raven:
==> flow/design.v (excerpt) <==
module AHB2CAN_top
(
	input logic HCLK, HRESETn, HWRITE, HSEL,
	input logic [31:0] HADDR, HWDATA,
	input logic [1:0] HTRANS,
	input logic [2:0] HBURST, HSIZE,
	output logic [31:0] HRDATA,
	output logic HRESP, HREADYOUT,
	input logic rx_data,
	output logic tx_data
);
For scale: roughly 6,700 cells after synthesis, ~750 flip-flops, about 0.043 mm^2 of cells after synthesis.
Settings: LEC_CHECK=0, ABC_AREA=1, CAP_MARGIN=20, CORE_MARGIN=2, CORE_UTILIZATION=72, CTS_CLUSTER_SIZE=97, HOLD_SLACK_MARGIN=0.29, PLACE_DENSITY=0.35, SETUP_SLACK_MARGIN=0.46, SLEW_MARGIN=20; clock period 1.72 ns.
run.sh (not shown) runs the stock make flow with config.mk's settings and CLKGATE_MAP_FILE=.
raven did not run to completion, as it errored out during clock tree synthesis.
For lagoon, these inputs were changed with respect to raven:
diff --git a/flow/config.mk b/flow/config.mk
--- a/flow/config.mk
+++ b/flow/config.mk
@@ -8 +7,0 @@
-export ABC_AREA = 1
@@ -11,5 +10 @@
-export CORE_UTILIZATION = 72
-export CTS_CLUSTER_SIZE = 97
-export HOLD_SLACK_MARGIN = 0.29
-export PLACE_DENSITY = 0.35
-export SETUP_SLACK_MARGIN = 0.46
+export CORE_UTILIZATION = 40
==> flow/constraint.sdc <==
create_clock -name core_clock -period 10.0 [get_ports {HCLK}]
set_input_delay 2.0000 -clock core_clock [delete_from_list [all_inputs] [get_ports {HCLK}]]
set_output_delay 2.0000 -clock core_clock [all_outputs]
set_load 0.01 [all_outputs]
Results
The flow did not stop early for lagoon: all stages ran, and the layout cleared the timing, design-rule and antenna checks.
Compare lagoon and raven | routability-driven placement congestion ratio higher: raven
In lagoon, number of library cell types mapped by synthesis is higher than in raven.
Pre-CTS setup slack sits higher in lagoon than in raven.
From raven to lagoon the numbers moved as follows: area of the core up 0.019 mm^2, cell count listed in synth_stat.txt dropped 3,927, area of the synthesized netlist per yosys stat decreased 27%.
AND-OR/OR-AND share of the synthesized area, lagoon and raven: smaller value in raven
Diff raven -> lagoon: effective utilization at floorplan dropped 32 points; cell area after synthesis moved down; total placed cells including tap cells lower.
Changes in maple relative to lagoon:
diff --git a/flow/config.mk b/flow/config.mk
--- a/flow/config.mk
+++ b/flow/config.mk
@@ -7,0 +8 @@
+export ABC_AREA = 0
@@ -9,3 +10,8 @@
-export CORE_MARGIN = 2
-export CORE_UTILIZATION = 40
-export SLEW_MARGIN = 20
+export CELL_PAD_IN_SITES_GLOBAL_PLACEMENT = 1
+export CORE_MARGIN = 9
+export CORE_UTILIZATION = 31
+export CTS_CLUSTER_DIAMETER = 257
+export CTS_CLUSTER_SIZE = 27
+export HOLD_SLACK_MARGIN = 0.28
+export MAX_ROUTING_LAYER = met5
+export SLEW_MARGIN = 25
Notes after the runs:
- As of maple, die size had risen by more than a quarter compared to lagoon.
- Compared with lagoon, in maple combinational power was more or less identical, total routing resource utilization after global routing now sits lower.
- Row sequential share of layout area: maple higher / lagoon lower
- Compared with lagoon, maple shows a floorplan core density that is 8.9 points lower.
#### Input delta (onyx over maple)
==> flow/config.mk <==
export PLATFORM = sky130hd
export DESIGN_NAME = AHB2CAN_top
export DESIGN_NICKNAME = AHB2CAN_top
export VERILOG_FILES = /design/flow/design.v
export SDC_FILE = /design/flow/constraint.sdc
export NUM_CORES = 4
export LEC_CHECK = 0
export CAP_MARGIN = 20
export CORE_MARGIN = 2
export CORE_UTILIZATION = 10
export SLEW_MARGIN = 20
==> flow/constraint.sdc <==
create_clock -name core_clock -period 15.3 [get_ports {HCLK}]
set_input_delay 3.0600 -clock core_clock [delete_from_list [all_inputs] [get_ports {HCLK}]]
set_output_delay 3.0600 -clock core_clock [all_outputs]
set_load 0.01 [all_outputs]
## What came out
onyx reached the end of the flow, and the finished layout is clean on the timing, design-rule and antenna checks. maple ran to completion and came out clean on the timing, design-rule and antenna checks. Overall power consumption of onyx falls short of that of maple by more than 10%. Per the comparison of onyx with maple, die size increased 180%; area added between synthesis and finish now sits higher; transition time at the pin with the least slew margin went up; area of all placed cells without fillers increased 15%; first-pass GRT wire length up about 0.54%. In the reports for onyx and maple, the smaller routed wire length belongs to maple.


## P
AHB2CAN_top again, from the RTL that the note above started with.
==> flow/design.v (excerpt) <==
module AHB2CAN_top
(
	input logic HCLK, HRESETn, HWRITE, HSEL,
	input logic [31:0] HADDR, HWDATA,
	input logic [1:0] HTRANS,
	input logic [2:0] HBURST, HSIZE,
	output logic [31:0] HRDATA,
	output logic HRESP, HREADYOUT,
	input logic rx_data,
	output logic tx_data
);
Settings: LEC_CHECK=0, CAP_MARGIN=20, CELL_PAD_IN_SITES_DETAIL_PLACEMENT=0, CELL_PAD_IN_SITES_GLOBAL_PLACEMENT=0, CORE_MARGIN=2, CORE_UTILIZATION=72, CTS_CLUSTER_SIZE=29, MAX_ROUTING_LAYER=met4, PLACE_DENSITY_LB_ADDON=0.28, SLEW_MARGIN=20; clock period 5.21 ns.
Modified inputs, Q compared to P
Settings: a deleted MAX_ROUTING_LAYER that had been met4; a deleted CELL_PAD_IN_SITES_DETAIL_PLACEMENT that had been 0; a change of CORE_UTILIZATION from 72 to 66; a deleted PLACE_DENSITY_LB_ADDON that had been 0.28; a deleted CTS_CLUSTER_SIZE that had been 29; a deleted CELL_PAD_IN_SITES_GLOBAL_PLACEMENT that had been 0; a change of the clock period (ns, I/O delays scaled along) from 5.21 to 3.19.
==> comparison <==
No crash in Q: every stage finished, but the layout fails its final checks due to negative setup slack. P → Q: routed wire length went up about 4.4%, tally of non-filler cells in the final layout increased by 4.8% relative to the old numbers. Summary of Q over P: die span in y rose by 9.2 µm; global-route usage fell by 4.1 points; count of flip-flops and latches stayed essentially flat.
Modified inputs, R compared to Q
Settings: an added PLACE_DENSITY_LB_ADDON of 0.27; an added CTS_CLUSTER_SIZE of 39; a change of CORE_UTILIZATION from 66 to 72; a change of the clock period (ns, I/O delays scaled along) from 3.19 to 5.46.
==> results <==
- Going from Q to R, violation count after the first detailed-route iteration grows by 166.
- In R relative to Q, floorplan die height had gone down by a few percent.
- R: post-cts gate resize count 141 below Q
- Diff Q -> R: total power draw down 7.7 mW, power drawn by the clock network down 39%, final wirelength down 3900 µm, final-layout setup total negative slack up 5.64 ns, met1 global-route usage up 1.6 points.
- Of R and Q, Q shows the higher relative contribution of combinational cells to total power, with R below it.
- Looking at the reports, R completed the entire flow and the layout it produced met the timing, design-rule and antenna checks.
- Compared with Q, R shows a higher setup slack of the critical path after layout.
Input-level comparison between S and R:
Settings: a change of CORE_UTILIZATION from 72 to 61; a deleted PLACE_DENSITY_LB_ADDON that had been 0.27; a deleted CTS_CLUSTER_SIZE that had been 39; a change of the clock period (ns, I/O delays scaled along) from 5.46 to 4.95.
==> comparison <==
Cmp S and R / post-route non-filler standard cell count / lower: R
As far as number of hold-repair buffers added at the cts stage goes, S and R are indistinguishable; the numbers are identical.
S vs. R: area fraction of clock buffers and clock inverters saw an increase, post-synthesis to final-layout area growth saw an increase, placer's final routability congestion estimate saw a decrease, sequential share of layout area saw a decrease.
When the final numbers for S and R were put side by side, the clock skew turned out to be smaller in S.
S against R: die size has increased, setup slack at placement has decreased, power has increased.


AHB2CAN_top again, from the RTL that the note above started with.
Settings: LEC_CHECK=0, CAP_MARGIN=20, CORE_MARGIN=2, CORE_UTILIZATION=40, MIN_ROUTING_LAYER=met2, SETUP_SLACK_MARGIN=1.73, SLEW_MARGIN=20; clock period 10.0 ns.
The baseline reached the layout checks and failed them: design-rule violations.
Rerun with:
--- a/flow/config.mk
+++ b/flow/config.mk
@@ -10,3 +10 @@
-export CORE_UTILIZATION = 40
-export MIN_ROUTING_LAYER = met2
-export SETUP_SLACK_MARGIN = 1.73
+export CORE_UTILIZATION = 61
==> flow/constraint.sdc (replaced) <==
create_clock -name core_clock -period 4.94 [get_ports {HCLK}]
set_input_delay 0.9880 -clock core_clock [delete_from_list [all_inputs] [get_ports {HCLK}]]
set_output_delay 0.9880 -clock core_clock [all_outputs]
set_load 0.01 [all_outputs]
The changed run passed the timing, design-rule and antenna checks. Routed wire length drops by 6.3%. Global-route usage fell by 1.5 points. First-iteration DRC count went down by 72%. Setup slack got worse by 1500 ps. Via count shrinks by 25%.
Rerun with:
--- a/flow/config.mk
+++ b/flow/config.mk
@@ -8 +8,3 @@
-export CAP_MARGIN = 20
+export CAP_MARGIN = 5
+export CELL_PAD_IN_SITES_DETAIL_PLACEMENT = 0
+export CELL_PAD_IN_SITES_GLOBAL_PLACEMENT = 0
@@ -10 +12,7 @@
-export CORE_UTILIZATION = 61
+export CORE_UTILIZATION = 72
+export CTS_CLUSTER_DIAMETER = 98
+export CTS_CLUSTER_SIZE = 14
+export HOLD_SLACK_MARGIN = -0.09
+export MAX_ROUTING_LAYER = met4
+export PLACE_DENSITY_LB_ADDON = 0.28
+export SETUP_SLACK_MARGIN = 0.62
Combinational power went down by about 2%.
Final cell count decreases by 3.0%.
Worst setup slack gains 6.3 ps.
Routed wire length rose by 1.5%.
Utilization climbs by 11 points.
Area after synthesis does not change.
Synthesized cell count is unchanged.
First-iteration DRC count came out higher by 78%.
Global-route usage went up by 6.8 points.
Via count came out higher by 3.9%.
Final area shrinks by 1.9%.
Rerun with:
==> flow/config.mk (replaced) <==
export PLATFORM = sky130hd
export DESIGN_NAME = AHB2CAN_top
export DESIGN_NICKNAME = AHB2CAN_top
export VERILOG_FILES = /design/flow/design.v
export SDC_FILE = /design/flow/constraint.sdc
export NUM_CORES = 4
export LEC_CHECK = 0
export CAP_MARGIN = 5
export CORE_MARGIN = 2
export CORE_UTILIZATION = 72
export CTS_CLUSTER_SIZE = 86
export PLACE_DENSITY = 0.66
export SETUP_SLACK_MARGIN = 1.25
export SLEW_MARGIN = 20
==> flow/constraint.sdc (replaced) <==
create_clock -name core_clock -period 4.95 [get_ports {HCLK}]
set_input_delay 0.9900 -clock core_clock [delete_from_list [all_inputs] [get_ports {HCLK}]]
set_output_delay 0.9900 -clock core_clock [all_outputs]
set_load 0.01 [all_outputs]
The changed run completed without violations.
Worst setup slack improves by 4.5 ps.
Worst hold slack improves by 230 ps.
Clock skew barely changes.
Clock-buffer cell count is lower by 6.
Synthesized area does not change.
Via count is higher by about 7%.
Die area does not change.
Clock power is higher by 34%.
Rerun with:
--- a/flow/config.mk
+++ b/flow/config.mk
@@ -8 +8 @@
-export CAP_MARGIN = 5
+export CAP_MARGIN = 20
@@ -10,4 +10,2 @@
-export CORE_UTILIZATION = 72
-export CTS_CLUSTER_SIZE = 86
-export PLACE_DENSITY = 0.66
-export SETUP_SLACK_MARGIN = 1.25
+export CORE_UTILIZATION = 66
+export CTS_CLUSTER_SIZE = 39
==> flow/constraint.sdc (replaced) <==
create_clock -name core_clock -period 6.53 [get_ports {HCLK}]
set_input_delay 1.3060 -clock core_clock [delete_from_list [all_inputs] [get_ports {HCLK}]]
set_output_delay 1.3060 -clock core_clock [all_outputs]
set_load 0.01 [all_outputs]
The new run ran to the end with no violations. First-iteration DRC count shrinks by 40%. Setup slack gains 60 ps. Die size grows by 8.9%. Routed wire length shrinks by 20%.
Rerun with:
--- a/flow/config.mk
+++ b/flow/config.mk
@@ -10,2 +10,3 @@
-export CORE_UTILIZATION = 66
-export CTS_CLUSTER_SIZE = 39
+export CORE_UTILIZATION = 72
+export PLACE_DENSITY = 0.66
+export SETUP_SLACK_MARGIN = 0.72
==> flow/constraint.sdc (replaced) <==
create_clock -name core_clock -period 4.95 [get_ports {HCLK}]
set_input_delay 0.9900 -clock core_clock [delete_from_list [all_inputs] [get_ports {HCLK}]]
set_output_delay 0.9900 -clock core_clock [all_outputs]
set_load 0.01 [all_outputs]
Die size came out lower by 8.2%. Cell count rose by 0.70%. Register-to-register slack is worse by 370 ps. Routed wire length is higher by 5.2%. Cell area is higher by 1.9%. Total power climbs by 29%. Via count came out higher by 3.9%. Worst setup slack loses 17 ps. Non-clock buffer count rose by 48. Hold slack degrades by 170 ps. Area after synthesis is unchanged.


Setup of alpha:
AHB2CAN_top again, from the RTL that the note above started with.
make LEC_CHECK=0 ABC_AREA=1 CAP_MARGIN=0 CELL_PAD_IN_SITES_DETAIL_PLACEMENT=2 CELL_PAD_IN_SITES_GLOBAL_PLACEMENT=0 CORE_ASPECT_RATIO=0.62 CORE_MARGIN=9 CORE_UTILIZATION=66 CTS_CLUSTER_SIZE=71 MAX_ROUTING_LAYER=met4 MIN_ROUTING_LAYER=met2 PLACE_DENSITY_LB_ADDON=0.14 SLEW_MARGIN=20 TNS_END_PERCENT=60 finish   # period 7.18 ns
alpha: DPL-0033 in detailed placement -> run aborted
The inputs of beta differ from those of alpha as listed below.
==> flow/config.mk <==
export PLATFORM = sky130hd
export DESIGN_NAME = AHB2CAN_top
export DESIGN_NICKNAME = AHB2CAN_top
export VERILOG_FILES = /design/flow/design.v
export SDC_FILE = /design/flow/constraint.sdc
export NUM_CORES = 4
export LEC_CHECK = 0
export CAP_MARGIN = 20
export CELL_PAD_IN_SITES_GLOBAL_PLACEMENT = 0
export CORE_MARGIN = 9
export CORE_UTILIZATION = 48
export MAX_ROUTING_LAYER = met4
export SLEW_MARGIN = 25
==> flow/constraint.sdc <==
create_clock -name core_clock -period 10.0 [get_ports {HCLK}]
set_input_delay 2.0000 -clock core_clock [delete_from_list [all_inputs] [get_ports {HCLK}]]
set_output_delay 2.0000 -clock core_clock [all_outputs]
set_load 0.01 [all_outputs]
--- outcome ---
Diff alpha -> beta: die outline height increased about 25%, post-synthesis chip area from yosys decreased 27%, multiplexer fraction of the synthesized cell area increased 12 points. beta did not stop at any stage, and its layout met the timing, design-rule and antenna checks. And-or/or-and share of the synthesized area, alpha and beta: higher on beta. Going from alpha to beta, gate count after technology mapping shrank by more than half. The run showing the smaller area after synthesis is beta.
Edits applied to the flow inputs when going from beta to gamma:
--- a/flow/config.mk
+++ b/flow/config.mk
@@ -7,7 +7,5 @@
 export LEC_CHECK = 0
 export CAP_MARGIN = 20
-export CELL_PAD_IN_SITES_GLOBAL_PLACEMENT = 0
-export CORE_MARGIN = 9
-export CORE_UTILIZATION = 48
-export MAX_ROUTING_LAYER = met4
-export SLEW_MARGIN = 25
+export CORE_MARGIN = 2
+export CORE_UTILIZATION = 40
+export SLEW_MARGIN = 20
==> flow/constraint.sdc <==
create_clock -name core_clock -period 5.11 [get_ports {HCLK}]
set_input_delay 1.0220 -clock core_clock [delete_from_list [all_inputs] [get_ports {HCLK}]]
set_output_delay 1.0220 -clock core_clock [all_outputs]
set_load 0.01 [all_outputs]
Findings:
| total number of vias | higher: gamma |. Height of the chip, gamma vs beta: up by a few percent. The post-route total power of gamma is higher than that of beta. Delta (gamma minus beta): area added between synthesis and finish grew by 1.5 points; part of the total power dissipated in sequential elements shrank by 0.3 points; proportion of power drawn by the clock network grew by 0.2 points; fraction of met2 tracks used by global routing shrank by 1.8 points; worst setup slack shrank by 0.83 ns.
--- input diff gamma..delta ---
--- a/flow/config.mk
+++ b/flow/config.mk
@@ -8,4 +8,5 @@
 export CAP_MARGIN = 20
 export CORE_MARGIN = 2
-export CORE_UTILIZATION = 40
+export CORE_UTILIZATION = 72
+export PLACE_DENSITY = 0.39
 export SLEW_MARGIN = 20
==> flow/constraint.sdc <==
create_clock -name core_clock -period 4.94 [get_ports {HCLK}]
set_input_delay 0.9880 -clock core_clock [delete_from_list [all_inputs] [get_ports {HCLK}]]
set_output_delay 0.9880 -clock core_clock [all_outputs]
set_load 0.01 [all_outputs]
Comparing delta and gamma, the lower placed wire-length estimate was measured on delta.
The proportion of power drawn by combinational gates was comparable across delta and gamma.
From delta to gamma, total nets after synthesis did not move at all.
Power and IR drop assume default switching activity.
